==> inputs of quartz <==
==> flow/design.v <==
`timescale 1ns / 1ps
module pcpu(
 input wire clock, enable, reset, start,
 input wire [15:0] d_datain,   
 input wire [15:0] i_datain,   
 output  [7:0] i_addr,
 output  [7:0] d_addr,
 output  [15:0] d_dataout,
 output  d_we
    );
reg [15:0] gr [7:0];
reg nf, zf, cf;
reg cf_q;
reg state, next_state;
reg dw;
reg [7:0] pc;
reg [15:0] id_ir;
reg [15:0] wb_ir;
reg [15:0] ex_ir;
reg [15:0] mem_ir;
reg [15:0] smdr;
reg [15:0] smdr1;
reg signed [15:0] reg_C1;
reg signed [15:0] reg_A;
reg signed [15:0] reg_B;
reg signed [15:0] reg_C;
reg signed [15:0] ALUo;
reg signed [15:0] alu_last;
always @(posedge clock)
	begin
		if (!reset)
			state <= 1'b0;
		else
			state <= next_state;
	end
always @(*)
	begin
		case (state)
			1'b0 : 
				if ((enable == 1'b1) 
				&& (start == 1'b1))
					next_state = 1'b1;
				else	
					next_state = 1'b0;
			1'b1 :
				if ((enable == 1'b0) 
				|| (wb_ir[15:11] == 5'b00001))
					next_state = 1'b0;
				else
					next_state = 1'b1;
		endcase
	end
assign i_addr = pc;  
always @(posedge clock or negedge reset)
	begin
		if (!reset)
			begin
            id_ir <= 16'b0;
            pc <= 8'b0;
			end
		else if (state ==1'b1)
		begin
			if((i_datain[15:11] == 5'b01000 
				||i_datain[15:11] == 5'b10001
				||i_datain[15:11] == 5'b01011
				||i_datain[15:11] == 5'b10111 
				||i_datain[15:11] == 5'b01100 
				||i_datain[15:11] == 5'b01101 
				||i_datain[15:11] == 5'b01111 
				||i_datain[15:11] == 5'b01110) 
			  &&( (id_ir[15:11] == 5'b00010 && (id_ir[10:8]  == i_datain[6:4] || id_ir[10:8]  == i_datain[2:0])) 
			    ||(ex_ir[15:11] == 5'b00010 && (ex_ir[10:8]  == i_datain[6:4] || ex_ir[10:8]  == i_datain[2:0]))
				)
			  )  
			    begin
				   id_ir <= 16'b0;
				   pc <= pc;   
			    end		  			
  			else if (( i_datain[15:11] == 5'b00100
			         ||i_datain[15:11] == 5'b00110
					 ||i_datain[15:11] == 5'b00101
					 ||i_datain[15:11] == 5'b00111
					 ||i_datain[15:11] == 5'b00011)
                    &&((id_ir[15:11] == 5'b00010 &&(id_ir[10:8]  == i_datain[6:4])) 
					  ||(ex_ir[15:11] == 5'b00010 &&(ex_ir[10:8]  == i_datain[6:4]))
					  )
					)
					begin
					   id_ir <= 16'b0;
					   pc <= pc;   
					end 
			else if(id_ir[15:14] == 2'b11 || ex_ir[15:14] == 2'b11)
			        begin
				       id_ir <= 16'b0;
					   pc <= pc;   
					end 
			else
			  begin
				if(((mem_ir[15:11] == 5'b11010)
					&& (zf == 1'b1)) 
				|| ((mem_ir[15:11] == 5'b11011)
					&& (zf == 1'b0)))
				begin
					id_ir <= 16'b0;
					pc <= reg_C[7:0];
				end
				else if(((mem_ir[15:11] == 5'b11100)
					&& (nf == 1'b1)) 
				|| ((mem_ir[15:11] == 5'b11101)
					&& (nf == 1'b0)))
				begin
					id_ir <= 16'b0;
					pc <= reg_C[7:0];
				end
				else if(((mem_ir[15:11] == 5'b11110)
					&& (cf == 1'b1)) 
				|| ((mem_ir[15:11] == 5'b11111)
					&& (cf == 1'b0)))
				begin
					id_ir <= 16'b0;
					pc <= reg_C[7:0];
				end
				else if((mem_ir[15:11] == 5'b11000)			
				|| (mem_ir[15:11] == 5'b11001))
				begin
					id_ir <= 16'b0;
					pc <= reg_C[7:0];
				end
				else
				begin
				    id_ir <= i_datain;
					pc <= pc + 1;
				end
			  end   
		end  
	end  
always @(posedge clock or negedge reset) 
    begin
	    if (!reset)
			begin
				ex_ir <= 16'b0;
				reg_A <= 16'b0;
				reg_B <= 16'b0;
				smdr <= 16'b0;
			end
		else if (state == 1'b1)
			begin
				ex_ir <= id_ir;
				 if ((id_ir[15:14] == 2'b11 && id_ir[15:11] != 5'b11000) 
				|| (id_ir[15:11] == 5'b10000)
				|| (id_ir[15:11] == 5'b01001)
				|| (id_ir[15:11] == 5'b10011))
					reg_A <= gr[id_ir[10:8]];
				else if (id_ir[15:11] == 5'b00010) 
					reg_A <= gr[id_ir[6:4]];
				 else if(id_ir[6:4] == ex_ir[10:8])
				      reg_A <= ALUo;
			    else if(id_ir[6:4] == wb_ir[10:8]) 
				      reg_A <= reg_C1;
			    else if(id_ir[6:4] == mem_ir[10:8]) 
				      reg_A <= reg_C;
				else 
					reg_A <= gr[id_ir[6:4]];
			  if (id_ir[15:11] == 5'b00011)
					begin
						reg_B <= {12'b0000_0000_0000, id_ir[3:0]};  
						smdr <= gr[id_ir[10:8]];  
			      end
				else if(id_ir[2:0] == ex_ir[10:8])
				      reg_B <= ALUo;
			    else if(id_ir[2:0] == wb_ir[10:8]) 
				      reg_B <= reg_C1;
			    else if(id_ir[2:0] == mem_ir[10:8]) 
				      reg_B <= reg_C;
				else if  ((id_ir[15:11] == 5'b01000)
                || (id_ir[15:11] == 5'b10001)
				    || (id_ir[15:11] == 5'b01011)
				    || (id_ir[15:11] == 5'b10111)
				    || (id_ir[15:11] == 5'b01100)
					 || (id_ir[15:11] == 5'b01101)
					 || (id_ir[15:11] == 5'b01111)
					 || (id_ir[15:11] == 5'b01110))
					reg_B <= gr[id_ir[2:0]];
			end
	end		
always @ (*) 
    begin
		ALUo = alu_last;
		cf = cf_q;
		if  (ex_ir[15:11] == 5'b11000)
			ALUo = {8'b0, ex_ir[7:0]};
		else if  (ex_ir[15:14] == 2'b11)
		    ALUo = reg_A + {8'b0, ex_ir[7:0]};
		else 
		begin
			case(ex_ir[15:11])
			5'b00010: ALUo = reg_A + {12'b0000_0000_0000, ex_ir[3:0]};
			5'b00011: ALUo = reg_A + reg_B;
			5'b10000: {cf, ALUo} = reg_A + { ex_ir[7:0], 8'b0 };
			5'b01000: {cf, ALUo} = reg_A + reg_B;
			5'b01001:{cf, ALUo} = reg_A + { 8'b0, ex_ir[7:0] };
			5'b10001: {cf, ALUo} = reg_A + reg_B + cf_q;
			5'b01011: {cf, ALUo} = {{1'b0, reg_A} - reg_B};
			5'b10011: {cf, ALUo} = {1'b0, reg_A }- { 8'b0, ex_ir[7:0] };
			5'b10111:{cf, ALUo} = {{1'b0, reg_A} - reg_B - cf_q};
			5'b01100: {cf, ALUo} = {{1'b0, reg_A} - reg_B};
			5'b01101: {cf, ALUo} = {1'b0, reg_A & reg_B};
			5'b01111: {cf, ALUo} = {1'b0, reg_A | reg_B};
			5'b01110: {cf, ALUo} = {1'b0, reg_A ^ reg_B};
			5'b00100: {cf, ALUo} = {reg_A[4'b1111 - ex_ir[3:0]], reg_A << ex_ir[3:0]};
			5'b00110: {cf, ALUo} = {reg_A[ex_ir[3:0] - 4'b0001], reg_A >> ex_ir[3:0]};
			5'b00101: {cf, ALUo} = {reg_A[ex_ir[3:0] - 4'b0001], reg_A <<< ex_ir[3:0]};
			5'b00111: {cf, ALUo} = {reg_A[4'b1111 - ex_ir[3:0]], reg_A >>> ex_ir[3:0]};
			default: begin
					 end
        endcase								
		end
 end
always @(posedge clock or negedge reset)
    begin
	    if (!reset)
			begin
				alu_last <= 16'b0;
				cf_q <= 1'b0;
			end
		else if (state == 1'b1)
			begin
				alu_last <= ALUo;
				cf_q <= cf;
			end
	end
always @(posedge clock or negedge reset) 
    begin
	    if (!reset)
			begin
				mem_ir <= 16'b0;
				reg_C <= 16'b0;
				dw <= 0;
				nf <= 0;
				zf <= 0;
				smdr1 <= 16'b0;
			end
		else if (state == 1'b1)
			begin
				mem_ir <= ex_ir;
				reg_C <= ALUo;
				if (ex_ir[15:11] == 5'b00011)
					begin
						dw <= 1'b1;
						smdr1 <= smdr;
					end
				else if(ex_ir[15:14] != 2'b11 && ex_ir[15:11] != 5'b00010)
				     begin
				       zf <= (ALUo == 0)? 1:0;
					   nf <= (ALUo[15] == 1'b1)? 1:0;
						dw <= 1'b0;
				     end	
            else		
                 dw <= 1'b0;				
			end		
    end
assign d_dataout = smdr1;
assign d_we = dw;
assign d_addr = reg_C[7:0];
always @(posedge clock or negedge reset) 
    begin
	    if (!reset)
			begin
				wb_ir <= 16'b0;
				reg_C1 <= 16'b0;
			end
		else if (state == 1'b1)
			begin
				wb_ir <= mem_ir;			
				if (mem_ir[15:11] == 5'b00010)
					reg_C1 <= d_datain;
				else if(mem_ir[15:14] != 2'b11)
					reg_C1 <= reg_C;				
			end			
	end
always @(posedge clock or negedge reset) 
    begin
	    if (!reset)
			begin
			   gr[0] <= 16'b0;
				gr[1] <= 16'b0;
				gr[2] <= 16'b0;
				gr[3] <= 16'b0;
				gr[4] <= 16'b0;
				gr[5] <= 16'b0;
				gr[6] <= 16'b0;
				gr[7] <= 16'b0;
			end			
		else if (state == 1'b1)
			begin
				if ((wb_ir[15:14] != 2'b11) 
				   &&(wb_ir[15:11] != 5'b00011)		  
				   &&(wb_ir[15:11] != 5'b01100)
				)
					gr[wb_ir[10:8]] <= reg_C1;
			end	
   end
endmodule
==> flow/run.sh <==
#!/bin/bash
# the make line also repeats each setting of config.mk as NAME=value (left out here)
make -C /OpenROAD-flow-scripts/flow DESIGN_CONFIG=/design/flow/config.mk WORK_HOME=/design/flow/orfs CLKGATE_MAP_FILE= finish
==> flow/config.mk <==
export PLATFORM = sky130hd
export DESIGN_NAME = pcpu
export DESIGN_NICKNAME = pcpu
export VERILOG_FILES = /design/flow/design.v
export SDC_FILE = /design/flow/constraint.sdc
export NUM_CORES = 4
export LEC_CHECK = 0
export CAP_MARGIN = 5
export CORE_ASPECT_RATIO = 1.12
export CORE_MARGIN = 2
export CORE_UTILIZATION = 25
export GPL_TIMING_DRIVEN = 0
export MAX_ROUTING_LAYER = met5
export SETUP_SLACK_MARGIN = 0.67
export SLEW_MARGIN = 20
export TNS_END_PERCENT = 70
==> flow/constraint.sdc <==
create_clock -name core_clock -period 4.23 [get_ports {clock}]
set_input_delay 0.8460 -clock core_clock [delete_from_list [all_inputs] [get_ports {clock}]]
set_output_delay 0.8460 -clock core_clock [all_outputs]
set_load 0.01 [all_outputs]
==> delta: changes against quartz <==
==> flow/config.mk (replaced) <==
export PLATFORM = sky130hd
export DESIGN_NAME = pcpu
export DESIGN_NICKNAME = pcpu
export VERILOG_FILES = /design/flow/design.v
export SDC_FILE = /design/flow/constraint.sdc
export NUM_CORES = 4
export LEC_CHECK = 0
export ABC_AREA = 0
export CAP_MARGIN = 5
export CELL_PAD_IN_SITES_DETAIL_PLACEMENT = 2
export CELL_PAD_IN_SITES_GLOBAL_PLACEMENT = 2
export CORE_ASPECT_RATIO = 0.77
export CORE_MARGIN = 2
export CORE_UTILIZATION = 68
export CTS_CLUSTER_SIZE = 18
export GPL_ROUTABILITY_DRIVEN = 1
export GPL_TIMING_DRIVEN = 1
export MAX_ROUTING_LAYER = met5
export SETUP_SLACK_MARGIN = 0.45
export SLEW_MARGIN = 0
export TNS_END_PERCENT = 70
==> flow/constraint.sdc (replaced) <==
create_clock -name core_clock -period 4.35 [get_ports {clock}]
set_input_delay 0.8700 -clock core_clock [delete_from_list [all_inputs] [get_ports {clock}]]
set_output_delay 0.8700 -clock core_clock [all_outputs]
set_load 0.01 [all_outputs]
==> lagoon: changes against quartz <==
==> flow/config.mk (replaced) <==
export PLATFORM = sky130hd
export DESIGN_NAME = pcpu
export DESIGN_NICKNAME = pcpu
export VERILOG_FILES = /design/flow/design.v
export SDC_FILE = /design/flow/constraint.sdc
export NUM_CORES = 4
export LEC_CHECK = 0
export CAP_MARGIN = 20
export CORE_MARGIN = 2
export CORE_UTILIZATION = 58
export PLACE_DENSITY = 0.6
export SLEW_MARGIN = 20
export TNS_END_PERCENT = 5
==> flow/constraint.sdc (replaced) <==
create_clock -name core_clock -period 5.06 [get_ports {clock}]
set_input_delay 1.0120 -clock core_clock [delete_from_list [all_inputs] [get_ports {clock}]]
set_output_delay 1.0120 -clock core_clock [all_outputs]
set_load 0.01 [all_outputs]
==> zinc: changes against quartz <==
==> flow/config.mk (replaced) <==
export PLATFORM = sky130hd
export DESIGN_NAME = pcpu
export DESIGN_NICKNAME = pcpu
export VERILOG_FILES = /design/flow/design.v
export SDC_FILE = /design/flow/constraint.sdc
export NUM_CORES = 4
export LEC_CHECK = 0
export CAP_MARGIN = 20
export CELL_PAD_IN_SITES_DETAIL_PLACEMENT = 2
export CORE_ASPECT_RATIO = 0.8
export CORE_MARGIN = 2
export CORE_UTILIZATION = 44
export MIN_ROUTING_LAYER = met1
export PLACE_DENSITY_LB_ADDON = 0.2
export SETUP_SLACK_MARGIN = 0.46
export SLEW_MARGIN = 20
export TNS_END_PERCENT = 45
==> flow/constraint.sdc (replaced) <==
create_clock -name core_clock -period 4.36 [get_ports {clock}]
set_input_delay 0.8720 -clock core_clock [delete_from_list [all_inputs] [get_ports {clock}]]
set_output_delay 0.8720 -clock core_clock [all_outputs]
set_load 0.01 [all_outputs]
==> comparison <==
Between lagoon and quartz, the lower register-to-register slack is in quartz (gap 0.61 ns). Against quartz, the power of lagoon is lower by 26%. Between lagoon and quartz, the lower wire length is in lagoon (gap 13%, measured against quartz). In synthesized cell count, delta and quartz do not differ. lagoon completed without violations. zinc never finished: it broke off in global routing (5_1_grt) with ODB-0269. quartz finished but failed the layout checks on negative setup slack. delta ended with an error in global placement without I/O (3_1_place_gp_skip_io) on GPL-0301. Of quartz and lagoon, quartz has the higher critical path depth (gap 1). Die size: quartz > zinc > lagoon > delta.
No activity file was given, so power comes from the tool's default toggle rates.
